==> v21: inputs <==
==> flow/design.v <==
module band_scale(POT, audio, scaled, rst_n, clk);
input rst_n, clk;
input [11:0]POT;
input signed [15:0]audio;
output [15:0]scaled;
logic [23:0]potSq;
logic signed [12:0]signedPot; 
logic signed [28:0]FIRscaled; 
logic flagPos, flagNeg, upperZero, upperOnes;
logic [23:0] potSq_q1;
assign potSq = POT*POT;
always_ff @(posedge clk, negedge rst_n) begin
  if (!rst_n)
    potSq_q1 <= '0;
  else
    potSq_q1 <= potSq;
end
assign signedPot = {1'b0, potSq_q1[23:12]};
assign FIRscaled = signedPot * audio;
assign upperZero = !(FIRscaled[27] && FIRscaled[26] && FIRscaled[25]);
assign upperOnes = FIRscaled[27] || FIRscaled[26] || FIRscaled[25];
assign flagNeg = (FIRscaled[28] && upperZero);
assign flagPos = (!FIRscaled[28] && upperOnes);
assign scaled = flagNeg ? 16'h8000 :
		flagPos ? 16'h7FFF : 
		FIRscaled[25:10];
endmodule
module EQ_Engine(clk, rst_n, lft_lp_out, rght_lp_out, lft_b1_out, rght_b1_out, lft_b2_out, rght_b2_out, lft_b3_out, rght_b3_out, lft_hp_out, rght_hp_out, aud_out_lft, aud_out_rght, POT_LP, POT_B1, POT_B2, POT_B3, POT_HP, VOL_POT);
input clk, rst_n;
input [11:0] POT_LP, POT_B1, POT_B2, POT_B3, POT_HP, VOL_POT;
input signed [15:0] lft_lp_out, rght_lp_out, lft_b1_out, rght_b1_out, lft_b2_out, rght_b2_out, lft_b3_out, rght_b3_out, lft_hp_out, rght_hp_out;
output [15:0] aud_out_lft, aud_out_rght;
logic signed [15:0] scaled_lp_lft, scaled_b1_lft, scaled_b2_lft, scaled_b3_lft, scaled_hp_lft, scaled_lp_rght, scaled_b1_rght, scaled_b2_rght, scaled_b3_rght, scaled_hp_rght;
logic signed [15:0] scaled_lp_lft_ff, scaled_b1_lft_ff, scaled_b2_lft_ff, scaled_b3_lft_ff, scaled_hp_lft_ff, scaled_lp_rght_ff, scaled_b1_rght_ff, scaled_b2_rght_ff, scaled_b3_rght_ff, scaled_hp_rght_ff;
logic signed [15:0] band_scale_sum_lft_ff, band_scale_sum_rght_ff, band_scale_sum_rght, band_scale_sum_lft;
logic signed [28:0] aud_out_mult_lft, aud_out_mult_rght;
band_scale bsleftlp(.POT(POT_LP), .audio(lft_lp_out), .scaled(scaled_lp_lft_ff), .clk(clk), .rst_n(rst_n));
band_scale bsleftb1(.POT(POT_B1), .audio(lft_b1_out), .scaled(scaled_b1_lft_ff), .clk(clk), .rst_n(rst_n));
band_scale bsleftb2(.POT(POT_B2), .audio(lft_b2_out), .scaled(scaled_b2_lft_ff), .clk(clk), .rst_n(rst_n));
band_scale bsleftb3(.POT(POT_B3), .audio(lft_b3_out), .scaled(scaled_b3_lft_ff), .clk(clk), .rst_n(rst_n));
band_scale bslefthp(.POT(POT_HP), .audio(lft_hp_out), .scaled(scaled_hp_lft_ff), .clk(clk), .rst_n(rst_n));
assign band_scale_sum_lft_ff = (scaled_lp_lft + scaled_b1_lft + scaled_b2_lft + scaled_b3_lft + scaled_hp_lft);
assign aud_out_mult_lft = (band_scale_sum_lft * $signed({1'b0, VOL_POT}));
assign aud_out_lft = aud_out_mult_lft [27:12];
band_scale bsrightlp(.POT(POT_LP), .audio(rght_lp_out), .scaled(scaled_lp_rght_ff), .clk(clk), .rst_n(rst_n));
band_scale bsrightb1(.POT(POT_B1), .audio(rght_b1_out), .scaled(scaled_b1_rght_ff), .clk(clk), .rst_n(rst_n));
band_scale bsrightb2(.POT(POT_B2), .audio(rght_b2_out), .scaled(scaled_b2_rght_ff), .clk(clk), .rst_n(rst_n));
band_scale bsrightb3(.POT(POT_B3), .audio(rght_b3_out), .scaled(scaled_b3_rght_ff), .clk(clk), .rst_n(rst_n));
band_scale bsrighthp(.POT(POT_HP), .audio(rght_hp_out), .scaled(scaled_hp_rght_ff), .clk(clk), .rst_n(rst_n));
assign band_scale_sum_rght_ff = (scaled_lp_rght + scaled_b1_rght + scaled_b2_rght + scaled_b3_rght + scaled_hp_rght);
assign aud_out_mult_rght = (band_scale_sum_rght * $signed({1'b0, VOL_POT}));
assign aud_out_rght = aud_out_mult_rght [27:12];
always_ff @(posedge clk, negedge rst_n) begin
  if (!rst_n) begin
    scaled_lp_lft <= '0;
    scaled_b1_lft <= '0;
    scaled_b2_lft <= '0;
    scaled_b3_lft <= '0;
    scaled_hp_lft <= '0;
    scaled_lp_rght <= '0;
    scaled_b1_rght <= '0;
    scaled_b2_rght <= '0;
    scaled_b3_rght <= '0;
    scaled_hp_rght <= '0;
  end
  else begin
    scaled_lp_lft <= scaled_lp_lft_ff;
    scaled_b1_lft <= scaled_b1_lft_ff;
    scaled_b2_lft <= scaled_b2_lft_ff;
    scaled_b3_lft <= scaled_b3_lft_ff;
    scaled_hp_lft <= scaled_hp_lft_ff;
    scaled_lp_rght <= scaled_lp_rght_ff;
    scaled_b1_rght <= scaled_b1_rght_ff;
    scaled_b2_rght <= scaled_b2_rght_ff;
    scaled_b3_rght <= scaled_b3_rght_ff;
    scaled_hp_rght <= scaled_hp_rght_ff;
  end
end
always_ff @(posedge clk, negedge rst_n) begin
  if (!rst_n) begin
    band_scale_sum_lft <= '0;
    band_scale_sum_rght <= '0;
  end
  else begin
    band_scale_sum_lft <= band_scale_sum_lft_ff;
    band_scale_sum_rght <= band_scale_sum_rght_ff;
  end
end
endmodule
==> flow/run.sh <==
#!/bin/bash
# the make line also repeats each setting of config.mk as NAME=value (left out here)
make -C /OpenROAD-flow-scripts/flow DESIGN_CONFIG=/design/flow/config.mk WORK_HOME=/design/flow/orfs CLKGATE_MAP_FILE= finish
==> flow/config.mk <==
export PLATFORM = sky130hd
export DESIGN_NAME = EQ_Engine
export DESIGN_NICKNAME = EQ_Engine
export VERILOG_FILES = /design/flow/design.v
export SDC_FILE = /design/flow/constraint.sdc
export NUM_CORES = 4
export LEC_CHECK = 0
export CAP_MARGIN = 20
export CELL_PAD_IN_SITES_DETAIL_PLACEMENT = 2
export CELL_PAD_IN_SITES_GLOBAL_PLACEMENT = 3
export CORE_ASPECT_RATIO = 0.96
export CORE_MARGIN = 10
export CORE_UTILIZATION = 54
export CTS_CLUSTER_DIAMETER = 73
export CTS_CLUSTER_SIZE = 72
export GPL_ROUTABILITY_DRIVEN = 0
export GPL_TIMING_DRIVEN = 1
export HOLD_SLACK_MARGIN = 0.23
export MIN_ROUTING_LAYER = met2
export PLACE_DENSITY_LB_ADDON = 0.02
export SLEW_MARGIN = 20
export TNS_END_PERCENT = 30
==> flow/constraint.sdc <==
create_clock -name core_clock -period 6.83 [get_ports {clk}]
set_input_delay 1.3660 -clock core_clock [delete_from_list [all_inputs] [get_ports {clk}]]
set_output_delay 1.3660 -clock core_clock [all_outputs]
set_load 0.01 [all_outputs]
==> inputs of v10, as changes to v21 <==
==> flow/config.mk (replaced) <==
export PLATFORM = sky130hd
export DESIGN_NAME = EQ_Engine
export DESIGN_NICKNAME = EQ_Engine
export VERILOG_FILES = /design/flow/design.v
export SDC_FILE = /design/flow/constraint.sdc
export NUM_CORES = 4
export LEC_CHECK = 0
export CAP_MARGIN = 10
export CORE_MARGIN = 2
export CORE_UTILIZATION = 72
export SETUP_SLACK_MARGIN = 0.86
export SLEW_MARGIN = 20
==> flow/constraint.sdc (replaced) <==
create_clock -name core_clock -period 6.47 [get_ports {clk}]
set_input_delay 1.2940 -clock core_clock [delete_from_list [all_inputs] [get_ports {clk}]]
set_output_delay 1.2940 -clock core_clock [all_outputs]
set_load 0.01 [all_outputs]
==> qor summary <==
Outcome: v21 stopped before the end; v10 complete, but fails checks
Stage where the flow stopped: v21 3_1_place_gp_skip_io; v10 -
Layout check failures: v21 -; v10 negative setup slack
Post-synth cell types: v21 73; v10 73
XOR Share, Synth: v21 0.0290; v10 0.0290
Standard-cell rows: v21 162; v10 143
Die outline width: v21 481 microns; v10 395 microns
Post-synthesis cell type with the largest instance count: v21 sky130_fd_sc_hd__inv_1; v10 sky130_fd_sc_hd__inv_1
Number of enable-type register cells in the synthesized netlist: v21 0; v10 0
Cell taking the most area after synthesis: v21 sky130_fd_sc_hd__fa_1; v10 sky130_fd_sc_hd__fa_1
AO/OA Area Share: v21 0.0416; v10 0.0416
Die area: v21 222,000 sq um; v10 156,000 sq um
Die H: v21 463 microns; v10 395 microns
Fp_density: v21 0.543; v10 0.725
Post-synthesis instance area: v21 110,000 sq um; v10 110,000 sq um
Multiplexer share of the synthesized area: v21 0.00153; v10 0.00153
Mapped Nets: v21 15,900; v10 15,900
Core outline area: v21 203,000 sq um; v10 152,000 sq um

========
==> inputs of try-pepper <==
RTL: the design.v shown in full above, as it stands there.
==> flow/config.mk <==
export PLATFORM = sky130hd
export DESIGN_NAME = EQ_Engine
export DESIGN_NICKNAME = EQ_Engine
export VERILOG_FILES = /design/flow/design.v
export SDC_FILE = /design/flow/constraint.sdc
export NUM_CORES = 4
export LEC_CHECK = 0
export CAP_MARGIN = 15
export CELL_PAD_IN_SITES_GLOBAL_PLACEMENT = 0
export CORE_MARGIN = 2
export CORE_UTILIZATION = 72
export CTS_CLUSTER_DIAMETER = 376
export GPL_ROUTABILITY_DRIVEN = 1
export GPL_TIMING_DRIVEN = 1
export MAX_ROUTING_LAYER = met4
export MIN_ROUTING_LAYER = met1
export SETUP_SLACK_MARGIN = 0.69
export SLEW_MARGIN = 20
export TNS_END_PERCENT = 45
==> flow/constraint.sdc <==
create_clock -name core_clock -period 6.66 [get_ports {clk}]
set_input_delay 1.3320 -clock core_clock [delete_from_list [all_inputs] [get_ports {clk}]]
set_output_delay 1.3320 -clock core_clock [all_outputs]
set_load 0.01 [all_outputs]
run.sh (not shown) runs the stock make flow with config.mk's settings and CLKGATE_MAP_FILE=.
==> try-ember: changes against try-pepper <==
CAP_MARGIN = 20   (was 15)
CELL_PAD_IN_SITES_GLOBAL_PLACEMENT = 3   (was 0)
CORE_MARGIN = 5   (was 2)
CORE_UTILIZATION = 58   (was 72)
CTS_CLUSTER_DIAMETER = 176   (was 376)
GPL_TIMING_DRIVEN = 0   (was 1)
MAX_ROUTING_LAYER = default   (was met4)
MIN_ROUTING_LAYER = met2   (was met1)
PLACE_DENSITY_LB_ADDON = 0.27   (was default)
SETUP_SLACK_MARGIN = default   (was 0.69)
==> try-quartz: changes against try-pepper <==
CAP_MARGIN = 20   (was 15)
CELL_PAD_IN_SITES_GLOBAL_PLACEMENT = default   (was 0)
CTS_CLUSTER_DIAMETER = default   (was 376)
GPL_ROUTABILITY_DRIVEN = default   (was 1)
GPL_TIMING_DRIVEN = default   (was 1)
MAX_ROUTING_LAYER = default   (was met4)
MIN_ROUTING_LAYER = default   (was met1)
PLACE_DENSITY_LB_ADDON = 0.0   (was default)
SETUP_SLACK_MARGIN = default   (was 0.69)
TNS_END_PERCENT = default   (was 45)
==> flow/constraint.sdc (replaced) <==
create_clock -name core_clock -period 9.57 [get_ports {clk}]
set_input_delay 1.9140 -clock core_clock [delete_from_list [all_inputs] [get_ports {clk}]]
set_output_delay 1.9140 -clock core_clock [all_outputs]
set_load 0.01 [all_outputs]
==> try-amber: changes against try-pepper <==
CAP_MARGIN = 20   (was 15)
CELL_PAD_IN_SITES_GLOBAL_PLACEMENT = default   (was 0)
CORE_UTILIZATION = 51   (was 72)
CTS_CLUSTER_DIAMETER = default   (was 376)
GPL_ROUTABILITY_DRIVEN = default   (was 1)
GPL_TIMING_DRIVEN = default   (was 1)
MAX_ROUTING_LAYER = default   (was met4)
MIN_ROUTING_LAYER = default   (was met1)
PLACE_DENSITY = 0.6   (was default)
SETUP_SLACK_MARGIN = default   (was 0.69)
TNS_END_PERCENT = default   (was 45)
==> flow/constraint.sdc (replaced) <==
create_clock -name core_clock -period 11.7 [get_ports {clk}]
set_input_delay 2.3400 -clock core_clock [delete_from_list [all_inputs] [get_ports {clk}]]
set_output_delay 2.3400 -clock core_clock [all_outputs]
set_load 0.01 [all_outputs]
==> GITHUB_STEP_SUMMARY <==
## PnR job results

| Metric | Value |
|---|---|
| Row count | `170` |
| Non-CTS buffers | `around 350` |
| Fmax | `87.76 MHz` |
| Cts repair resizes | `0` |
| Share of the core filled with cells | `54.39%` |
| Final Max Tran Viols | `0` |
| Status | `finished clean` |
The numbers above come from try-amber.

==> GITHUB_STEP_SUMMARY <==
## PnR job results

| Metric | Value |
|---|---|
| Number of well taps | `between 2000 and 2500` |
| Finish-stage setup viols | `101` |
| Setup WS post-layout | `-1589 ps` |
| Final Max Tran Viols | `0` |
| SO Viols | `negative setup slack` |
| Non-CTS buffers | `roughly 2000` |
| Fmax | `121.2 MHz` |
| Share of the core filled with cells | `87.31%` |
| Initial antenna violation count | `13` |
| Status | `failed layout checks` |
| Row count | `around 140` |
| Cts repair resizes | `approximately 780` |
The numbers above come from try-pepper.

==> GITHUB_STEP_SUMMARY <==
## PnR job results

| Metric | Value |
|---|---|
| Status | `finished clean` |
| Final Max Tran Viols | `0` |
| Initial antenna violation count | `24` |
| Share of the core filled with cells | `76.84%` |
| Fmax | `105.9 MHz` |
| Row count | `143` |
| Non-CTS buffers | `just under 500` |
| GRT Total Usage | `33.75%` |
The numbers above come from try-quartz.

==> GITHUB_STEP_SUMMARY <==
### Flow metrics

| Metric | Value |
|---|---|
| Status | `aborted with a tool error` |
| Failed at | `global placement without I/O (3_1_place_gp_skip_io)` |
| Error | `[ERROR FLW-0024] Place density exceeds 1.0 (current PLACE_DENSITY_LB_ADDON =  0.27). Please check if the value of  PLACE_DENSITY_LB_ADDON is between 0 and 0.99.` |
| Commonest cells post-synth | `3311 x inv_1, 2591 x fa_1, 1377 x and2_1` |
| Row count | `160` |
| Synth Area in Simple Gates | `between 10% and 20%` |
| YS warnings | `2` |
| Die width | `445.8 um` |
| Asr flop ratio synth | `100.0%` |
| Dominant combinational family | `adder cells` |
| XORs/XNORs by Area | `2.902%` |
| Syn Std Cell Area | `roughly 110000 um^2` |
| Register share after synthesis | `5.724%` |
| Area leader share | `47.08%` |
| Most common cell in the netlist | `inv_1` |
The numbers above come from try-ember.


========
==> inputs of run a <==
// EQ_Engine: RTL as listed in full above, without the edits since
export LEC_CHECK = 0
export CAP_MARGIN = 15
export CELL_PAD_IN_SITES_GLOBAL_PLACEMENT = 0
export CORE_ASPECT_RATIO = 0.7
export CORE_MARGIN = 2
export CORE_UTILIZATION = 72
export CTS_CLUSTER_DIAMETER = 376
export GPL_ROUTABILITY_DRIVEN = 1
export GPL_TIMING_DRIVEN = 1
export HOLD_SLACK_MARGIN = -0.08
export MAX_ROUTING_LAYER = met4
export MIN_ROUTING_LAYER = met1
export SETUP_SLACK_MARGIN = 0.69
export SLEW_MARGIN = 20
export TNS_END_PERCENT = 45
create_clock -name core_clock -period 6.47 [get_ports {clk}]
==> inputs of run b, as changes to run a <==
- CAP_MARGIN: 15 -> 20
- CORE_ASPECT_RATIO: 0.7 -> unset
- CORE_UTILIZATION: 72 -> 71
- CTS_CLUSTER_DIAMETER: 376 -> 74
- CTS_CLUSTER_SIZE: unset -> 60
- HOLD_SLACK_MARGIN: -0.08 -> unset
- MAX_ROUTING_LAYER: met4 -> unset
- PLACE_DENSITY: unset -> 0.63
- SETUP_SLACK_MARGIN: 0.69 -> unset
==> flow/constraint.sdc (replaced) <==
create_clock -name core_clock -period 5.27 [get_ports {clk}]
set_input_delay 1.0540 -clock core_clock [delete_from_list [all_inputs] [get_ports {clk}]]
set_output_delay 1.0540 -clock core_clock [all_outputs]
set_load 0.01 [all_outputs]
==> inputs of run c, as changes to run a <==
- ABC_AREA: unset -> 0
- CAP_MARGIN: 15 -> 20
- CELL_PAD_IN_SITES_GLOBAL_PLACEMENT: 0 -> unset
- CORE_ASPECT_RATIO: 0.7 -> 0.65
- CORE_MARGIN: 2 -> 5
- CORE_UTILIZATION: 72 -> 39
- CTS_CLUSTER_DIAMETER: 376 -> unset
- CTS_CLUSTER_SIZE: unset -> 59
- GPL_TIMING_DRIVEN: 1 -> 0
- HOLD_SLACK_MARGIN: -0.08 -> -0.05
- MIN_ROUTING_LAYER: met1 -> unset
- PLACE_DENSITY_LB_ADDON: unset -> 0.3
- SETUP_SLACK_MARGIN: 0.69 -> 0.96
- SLEW_MARGIN: 20 -> 25
- TNS_END_PERCENT: 45 -> unset
==> flow/constraint.sdc (replaced) <==
create_clock -name core_clock -period 16.5 [get_ports {clk}]
set_input_delay 3.3000 -clock core_clock [delete_from_list [all_inputs] [get_ports {clk}]]
set_output_delay 3.3000 -clock core_clock [all_outputs]
set_load 0.01 [all_outputs]
==> results <==
Run c passed the timing, design-rule and antenna checks. Run a reached the layout checks and failed them: setup timing. Run b completed and failed the layout checks on setup timing. The highest worst setup slack belongs to run c, the lowest to run b. Via count, lowest first: run c, run b, run a. Non-clock buffer count, highest first: run b, run a, run c. The highest first-iteration DRC count belongs to run a, the lowest to run b. In synthesized area, run a and run c do not differ.
==> figures <==
quantity	run c	run b	run a
RSZ-0062 raised after global routing	no	yes	yes
Met3 Usage GRT	5.17%	6.14%	7.50%
Detail-routed via count per cell	4.74	5.47	5.56
Metal3 WL	27,500 um	20,000 um	28,300 um
Largest net degree at the start of global routing	83	88	113
Total die size	0.293 mm^2	0.158 mm^2	0.156 mm^2
Cell Area, Placed	0.118 mm^2	0.128 mm^2	0.127 mm^2
Met2 routing resource usage after global routing	28.4%	67.7%	65.3%
Status	complete, no violations	failed layout checks	failed layout checks
Layout check failures	-	setup timing	setup timing
Endpoint arrival time on the critical path	11,890 ps	6630 ps	6850 ps
Met1 layer wirelength in the final routing	152,000 um	104,000 um	117,000 um
Seq/total area	5.31%	4.73%	4.77%
Finished Cell Area	0.119 mm^2	0.134 mm^2	0.133 mm^2
